== run A ==
==> flow/design.v (excerpt) <==
module PWM_duty_cycle (
    input clk,            
    input rst,            
    input pwm_in,         
    output reg [7:0] duty_cycle   
);
    reg [15:0] high_count, total_count;   
    reg pwm_prev;        
    reg update_flag;     
    reg first_period;    
    always @(posedge clk or posedge rst) begin
        if (rst) begin
            high_count <= 0;
            total_count <= 0;
            duty_cycle <= 0;
            pwm_prev <= 0;
            update_flag <= 0;
            first_period <= 1;   
        end else begin
            total_count <= total_count + 1;
            if (pwm_in) high_count <= high_count + 1;
            if (pwm_prev && ~pwm_in) begin
                if (!first_period && total_count > 0) begin
                    duty_cycle <= (high_count * 100) / total_count;   
                end
                first_period <= 0;   
                high_count <= 0;
                total_count <= 0;
            end
            pwm_prev <= pwm_in;   
        end
    end
endmodule
Size: about 7100 cells after synthesis, roughly 42 flip-flops, about 11 I/O pins, ~0.042 mm2 of cells after synthesis.
export LEC_CHECK = 0
export ABC_AREA = 1
export CAP_MARGIN = 15
export CELL_PAD_IN_SITES_DETAIL_PLACEMENT = 2
export CELL_PAD_IN_SITES_GLOBAL_PLACEMENT = 1
export CORE_ASPECT_RATIO = 0.5
export CORE_MARGIN = 2
export CORE_UTILIZATION = 40
export CTS_CLUSTER_DIAMETER = 160
export GPL_ROUTABILITY_DRIVEN = 1
export HOLD_SLACK_MARGIN = 0.24
export MAX_ROUTING_LAYER = met4
export PLACE_DENSITY_LB_ADDON = 0.24
export SETUP_SLACK_MARGIN = 5.0
export SLEW_MARGIN = 20
create_clock -name core_clock -period 154.0 [get_ports {clk}]
run.sh (not shown) runs the stock make flow with config.mk's settings and CLKGATE_MAP_FILE=.
Run status, run A: aborted in 3_5_place_dp, error DPL-0033
Relative to run A, the following input files were edited for run B:
Settings: GPL_ROUTABILITY_DRIVEN: 1 -> unset; CTS_CLUSTER_DIAMETER: 160 -> unset; CAP_MARGIN: 15 -> 20; ABC_AREA: 1 -> unset; PLACE_DENSITY_LB_ADDON: 0.24 -> unset; CORE_ASPECT_RATIO: 0.5 -> unset; CELL_PAD_IN_SITES_DETAIL_PLACEMENT: 2 -> unset; MAX_ROUTING_LAYER: met4 -> unset; SETUP_SLACK_MARGIN: 5.0 -> 4.88; HOLD_SLACK_MARGIN: 0.24 -> unset; CELL_PAD_IN_SITES_GLOBAL_PLACEMENT: 1 -> unset; the clock period (ns, I/O delays scaled along): 154.0 -> 104.0.
### Flow results
Combined area of all synthesized cells, run B and run A, lower one = run B. Run B was carried through to the last stage, and its layout satisfied the timing, DRC and antenna checks. Compared run A against run B; sequential share of the synthesized area within noise. Going from run A to run B, share of synthesized cell area in and, or, nand and nor gates lower; number of instances in the synthesized netlist lower; number of standard cells reported by yosys lower. Re die area: run B is 5.5% down on run A.
Inputs modified between run B and run C:
Settings: a deleted SETUP_SLACK_MARGIN that had been 4.88; an added TNS_END_PERCENT of 10; a change of CORE_UTILIZATION from 40 to 66; an added CORE_ASPECT_RATIO of 0.5; a change of the clock period (ns, I/O delays scaled along) from 104.0 to 110.0.
Findings:
In run C, the post-route minimum period came out 9110 ps above the value in run B. On first-iteration DRC count, the lower figure sits with run B, not run C. Re share of flip-flops with an asynchronous set or reset: no difference whatsoever between run C and run B. Run C: number of inserted diodes 2 above run B. Of the two values seen for highest metal layer with signal wires, met5 was produced by run C and met4 by run B. Run C: number of standard-cell rows in the floorplan about 46% below run B. Of run C and run B, the run reporting the higher overall global routing resource usage was run C.
### run C -> run D
Settings: PLACE_DENSITY_LB_ADDON newly set to 0.2; CORE_UTILIZATION changed from 66 to 68; SETUP_SLACK_MARGIN newly set to -2.0; TNS_END_PERCENT changed from 10 to 70; CELL_PAD_IN_SITES_GLOBAL_PLACEMENT newly set to 2; SLEW_MARGIN changed from 20 to 15; CORE_ASPECT_RATIO changed from 0.5 to 1.19.
### Flow results
Run D against run C: flip-flop and latch count after synthesis has remained practically unchanged; summed standard-cell area reported by yosys has remained practically unchanged; cell area after synthesis has remained practically unchanged; xor and xnor area share after synthesis has remained practically unchanged. In run D the die boundary height turned out 51% higher than in run C. Die area | run D < run C. Run D terminated abnormally: 3_1_place_gp_skip_io reported FLW-0024. Run C: no failed stages, no open violations at the end.

* * *

PWM_duty_cycle again, from the RTL that the note above started with.
clock: 154.0 ns
lec_check: 0
abc_area: 1
cap_margin: 15
cell_pad_in_sites_detail_placement: 2
core_margin: 2
core_utilization: 40
cts_cluster_diameter: 160
max_routing_layer: met4
setup_slack_margin: 5.0
slew_margin: 20
The starting point failed in detailed placement (3_5_place_dp) on DPL-0033.
Edit:
CELL_PAD_IN_SITES_GLOBAL_PLACEMENT = 0   (was default)
CORE_ASPECT_RATIO = 0.5   (was default)
GPL_ROUTABILITY_DRIVEN = 0   (was default)
HOLD_SLACK_MARGIN = -0.05   (was default)
PLACE_DENSITY_LB_ADDON = 0.24   (was default)
Result: Now the flow stopped in global routing (5_1_grt); synthesized area stays the same; die size stays flat; synthesized cell count stays the same.
Edit:
ABC_AREA = default   (was 1)
CAP_MARGIN = 20   (was 15)
CELL_PAD_IN_SITES_DETAIL_PLACEMENT = default   (was 2)
CELL_PAD_IN_SITES_GLOBAL_PLACEMENT = default   (was 0)
CORE_ASPECT_RATIO = default   (was 0.5)
CORE_UTILIZATION = 65   (was 40)
CTS_CLUSTER_DIAMETER = default   (was 160)
GPL_ROUTABILITY_DRIVEN = default   (was 0)
HOLD_SLACK_MARGIN = default   (was -0.05)
PLACE_DENSITY_LB_ADDON = default   (was 0.24)
SETUP_SLACK_MARGIN = default   (was 5.0)
clock period = 84.0 ns   (was 154.0 ns; I/O delays follow)
With this change the flow produced a layout that fails on negative setup slack.
Area after synthesis decreases by 5.4%.
Die size came out lower by 41%.
Synthesized cell count fell by 21%.
Edit:
ABC_AREA = 1   (was default)
CORE_UTILIZATION = 72   (was 65)
MAX_ROUTING_LAYER = default   (was met4)
clock period = 111.0 ns   (was 84.0 ns; I/O delays follow)
- The changed run ran to the end with no violations
- cell area shrinks by 14%
- synthesized area goes up by 5.7%
- global-route usage goes down by 5.1 points
- count of clock-buffer cells in the layout grows by 1
- routed wire length is lower by 18%

* * *

Starting RTL as in the previous note.
clock: 179.0 ns
lec_check: 0
cap_margin: 20
cell_pad_in_sites_detail_placement: 2
cell_pad_in_sites_global_placement: 1
core_aspect_ratio: 0.66
core_margin: 7
core_utilization: 52
cts_cluster_size: 65
gpl_routability_driven: 0
gpl_timing_driven: 0
hold_slack_margin: 0.2
max_routing_layer: met4
min_routing_layer: met2
place_density_lb_addon: 0.09
setup_slack_margin: 0.82
slew_margin: 20
The starting point aborted during detailed placement.
==> next run, changes <==
Settings changed: CELL_PAD_IN_SITES_DETAIL_PLACEMENT 2 to 0, CELL_PAD_IN_SITES_GLOBAL_PLACEMENT 1 to 3, CORE_UTILIZATION 52 to 27, CTS_CLUSTER_DIAMETER set to 317, CTS_CLUSTER_SIZE 65 to 16, GPL_TIMING_DRIVEN 0 to 1, HOLD_SLACK_MARGIN 0.2 to -0.06, MIN_ROUTING_LAYER met2 to met1, PLACE_DENSITY set to 0.93, PLACE_DENSITY_LB_ADDON 0.09 to unset.
What happened: Now the flow completed with no timing, DRC or antenna violations; die area is higher by about 90%; area after synthesis is unchanged; synthesized cell count stays the same.
==> next run, changes <==
Settings changed: CELL_PAD_IN_SITES_GLOBAL_PLACEMENT 3 to 1, CORE_UTILIZATION 27 to 52, CTS_CLUSTER_DIAMETER 317 to unset, HOLD_SLACK_MARGIN -0.06 to 0.2, MIN_ROUTING_LAYER met1 to met2, PLACE_DENSITY 0.93 to unset, PLACE_DENSITY_LB_ADDON set to 0.09.
What happened:
- This time the run ended with an error in global routing, error GRT-0116
- synthesized cell count is unchanged
- die size falls by well over a third
- area after synthesis stays the same
==> next run, changes <==
Settings changed: CELL_PAD_IN_SITES_GLOBAL_PLACEMENT 1 to 0, CORE_ASPECT_RATIO 0.66 to unset, CORE_MARGIN 7 to 2, CORE_UTILIZATION 52 to 72, CTS_CLUSTER_SIZE 16 to 43, GPL_ROUTABILITY_DRIVEN 0 to unset, GPL_TIMING_DRIVEN 1 to unset, HOLD_SLACK_MARGIN 0.2 to unset, MIN_ROUTING_LAYER met2 to met1, PLACE_DENSITY set to 0.67, PLACE_DENSITY_LB_ADDON 0.09 to unset.
Clock period 179.0 ns to 86.4 ns, I/O delays scaled along.
Result:
- The changed run reached the layout checks and failed them: capacitance limit, slew limit, setup timing
- synthesized cell count stays the same
- area after synthesis does not change
- die size goes down by 32%
==> next run, changes <==
Settings changed: ABC_AREA set to 1, CTS_CLUSTER_DIAMETER set to 353, CTS_CLUSTER_SIZE 43 to 50, MAX_ROUTING_LAYER met4 to unset, PLACE_DENSITY 0.67 to unset, PLACE_DENSITY_LB_ADDON set to 0.29, SETUP_SLACK_MARGIN 0.82 to 4.86, SLEW_MARGIN 20 to 5.
Clock period 86.4 ns to 41.1 ns, I/O delays scaled along.
Result: This time the run died in detailed placement (DPL-0038); die size came out higher by 5.6%; synthesized cell count goes up by 27%; area after synthesis came out higher by 5.7%.

* * *

PWM_duty_cycle again, from the RTL that the note above started with.
export LEC_CHECK = 0
export ABC_AREA = 1
export CAP_MARGIN = 20
export CELL_PAD_IN_SITES_DETAIL_PLACEMENT = 0
export CELL_PAD_IN_SITES_GLOBAL_PLACEMENT = 0
export CORE_MARGIN = 2
export CORE_UTILIZATION = 69
export CTS_CLUSTER_SIZE = 43
export MIN_ROUTING_LAYER = met1
export PLACE_DENSITY_LB_ADDON = 0.29
export SETUP_SLACK_MARGIN = 4.86
export SLEW_MARGIN = 20
create_clock -name core_clock -period 40.6 [get_ports {clk}]
The starting point failed in 3_5_place_dp on DPL-0038.
Change:
==> flow/config.mk (replaced) <==
export PLATFORM = sky130hd
export DESIGN_NAME = PWM_duty_cycle
export DESIGN_NICKNAME = PWM_duty_cycle
export VERILOG_FILES = /design/flow/design.v
export SDC_FILE = /design/flow/constraint.sdc
export NUM_CORES = 4
export LEC_CHECK = 0
export CAP_MARGIN = 20
export CORE_MARGIN = 2
export CORE_UTILIZATION = 40
export SLEW_MARGIN = 20
==> flow/constraint.sdc (replaced) <==
create_clock -name core_clock -period 110.0 [get_ports {clk}]
set_input_delay 22.0000 -clock core_clock [delete_from_list [all_inputs] [get_ports {clk}]]
set_output_delay 22.0000 -clock core_clock [all_outputs]
set_load 0.01 [all_outputs]
=>
- This time the run went through all stages and came out clean
- die area climbs by 62%
- synthesized cell count decreases by about 21%
- area after synthesis shrinks by about 5.4%
Change:
--- a/flow/config.mk
+++ b/flow/config.mk
@@ -10 +10,2 @@
-export CORE_UTILIZATION = 40
+export CORE_UTILIZATION = 71
+export PLACE_DENSITY = 0.63
Outcome:
- clock-buffer cell count is unchanged
- routed wire length goes down by 4.1%
- critical path depth goes down by 8
- final area goes down by 2.0%
- core utilization goes up by 31 points
- setup slack gets worse by 290 ps
- die size goes down by 43%
- cell count goes down by 8.1%
- clock skew goes down by 6.7 ps
Change:
--- a/flow/config.mk
+++ b/flow/config.mk
@@ -9,4 +9,9 @@
-export CORE_MARGIN = 2
-export CORE_UTILIZATION = 71
-export PLACE_DENSITY = 0.63
-export SLEW_MARGIN = 20
+export CELL_PAD_IN_SITES_GLOBAL_PLACEMENT = 2
+export CORE_ASPECT_RATIO = 0.73
+export CORE_MARGIN = 5
+export CORE_UTILIZATION = 19
+export GPL_TIMING_DRIVEN = 0
+export MIN_ROUTING_LAYER = met2
+export PLACE_DENSITY_LB_ADDON = 0.05
+export SLEW_MARGIN = 15
+export TNS_END_PERCENT = 45
The new run passed the timing, DRC and antenna checks.
Cell area climbs by 20%.
Routed wire length climbs by 53%.
Core utilization drops by 50 points.
Die size climbs to 3.8 times its value.
Clock-buffer cell count does not change.
Final cell count climbs by 37%.
Worst hold slack degrades by 9.1 ps.
First-iteration DRC count climbs by 22%.
Via count climbs by 38%.
Change:
==> flow/config.mk (replaced) <==
export PLATFORM = sky130hd
export DESIGN_NAME = PWM_duty_cycle
export DESIGN_NICKNAME = PWM_duty_cycle
export VERILOG_FILES = /design/flow/design.v
export SDC_FILE = /design/flow/constraint.sdc
export NUM_CORES = 4
export LEC_CHECK = 0
export CAP_MARGIN = 20
export CORE_MARGIN = 2
export CORE_UTILIZATION = 68
export SLEW_MARGIN = 5
export TNS_END_PERCENT = 70
Outcome: Synthesized cell count stays the same; cell count went down by 27%; clock skew went up by 4.9 ps; die area went down by 72%; wire length went down by 34%; via count went down by 28%; setup slack improves by 1200 ps.
Change:
--- a/flow/config.mk
+++ b/flow/config.mk
@@ -8,0 +9 @@
+export CORE_ASPECT_RATIO = 0.5
@@ -10,3 +11,4 @@
-export CORE_UTILIZATION = 68
-export SLEW_MARGIN = 5
-export TNS_END_PERCENT = 70
+export CORE_UTILIZATION = 40
+export PLACE_DENSITY_LB_ADDON = 0.05
+export SLEW_MARGIN = 20
+export TNS_END_PERCENT = 10
- cell area rises by 2.6%
- area after synthesis does not change
- global-route usage falls by 15 points
- clock skew falls by 6.7 ps
- critical path depth rises by 13
- cell count rises by 9.3%

* * *

== lane 1 ==
PWM_duty_cycle again, from the RTL that the note above started with.
clock: 110.0 ns
lec_check: 0
cap_margin: 20
core_margin: 7
core_utilization: 40
cts_cluster_diameter: 92
cts_cluster_size: 90
place_density_lb_addon: 0.0
slew_margin: 20
tns_end_percent: 15
## Diff of input files: lane 2 against lane 1
Settings: changing SLEW_MARGIN from 20 to 5; removing CTS_CLUSTER_DIAMETER (formerly 92); changing TNS_END_PERCENT from 15 to 70; setting CELL_PAD_IN_SITES_GLOBAL_PLACEMENT to 2 for the first time; changing CORE_MARGIN from 7 to 2; removing CTS_CLUSTER_SIZE (formerly 90); changing PLACE_DENSITY_LB_ADDON from 0.0 to 0.2; changing CORE_UTILIZATION from 40 to 68.
Notes after the runs:
Any difference in post-synthesis sequential element count between lane 1 and lane 2 is small enough to ignore. From lane 2 to lane 1, sequential area share after synthesis did not move at all. Comparing lane 1 against lane 2, there is no change at all in area fraction in mux cells. Going from lane 1 to lane 2, number of cells in the yosys synthesis report about even; area of the core down 41%. Compare lane 1 and lane 2 | y dimension of the die higher: lane 1. Sort lane 1 and lane 2 by floorplan utilization, ascending, and lane 1 comes first. Lane 2 is listed as incomplete: the tool reported an error in 3_1_place_gp_skip_io and the run ended there. [compare] base=lane 1 new=lane 2: die outline width down about 25%, number of rows created at floorplan went down 27, synthesized area now sits at about the same level, chip footprint went down by about 44%.
Here is what was changed in the inputs of lane 3 compared with lane 2.
Settings: PLACE_DENSITY_LB_ADDON: 0.2 -> 0.05; SLEW_MARGIN: 5 -> 15; CORE_ASPECT_RATIO: unset -> 0.73; CORE_MARGIN: 2 -> 9; CTS_CLUSTER_DIAMETER: unset -> 53; CORE_UTILIZATION: 68 -> 52; GPL_TIMING_DRIVEN: unset -> 0; TNS_END_PERCENT: 70 -> 45; MIN_ROUTING_LAYER: unset -> met2.
## What came out
Lane 3 failed in 3_1_place_gp_skip_io with FLW-0024. Any difference in area share of fa/ha/maj cells after synthesis between lane 3 and lane 2 is small enough to ignore. Fraction of the core area occupied by cells at floorplan ends up lower on lane 3. Against lane 2, lane 3 reports a number of rows in the core area that is lower. Lane 3 vs. lane 2: area of the core now larger; die extent in y now larger; chip area in the Yosys report comparable.
diff inputs: lane 3 => lane 4
Settings: clearing MIN_ROUTING_LAYER, which used to be met2; swapping 15 for 20 in SLEW_MARGIN; swapping 9 for 2 in CORE_MARGIN; swapping 52 for 32 in CORE_UTILIZATION; putting CTS_CLUSTER_SIZE at 10 where nothing was set; swapping 53 for 248 in CTS_CLUSTER_DIAMETER; swapping 0.73 for 0.5 in CORE_ASPECT_RATIO; clearing CELL_PAD_IN_SITES_GLOBAL_PLACEMENT, which used to be 2; swapping 45 for 10 in TNS_END_PERCENT; clearing GPL_TIMING_DRIVEN, which used to be 0.
Results
Per the final summary, lane 4 finished and its layout is clean on timing, DRC and antenna. Lane 4 -> lane 3: area fraction in full adders, half adders and majority gates flat. Parity-gate share of the synthesized area counting xor and xnor cells: lane 3 vs lane 4 identical. Horizontal die dimension (lane 4 over lane 3): increase, about 47%. Lower starting utilization of the core area goes to lane 4 over lane 3. Die area for lane 4: 47% up relative to lane 3.
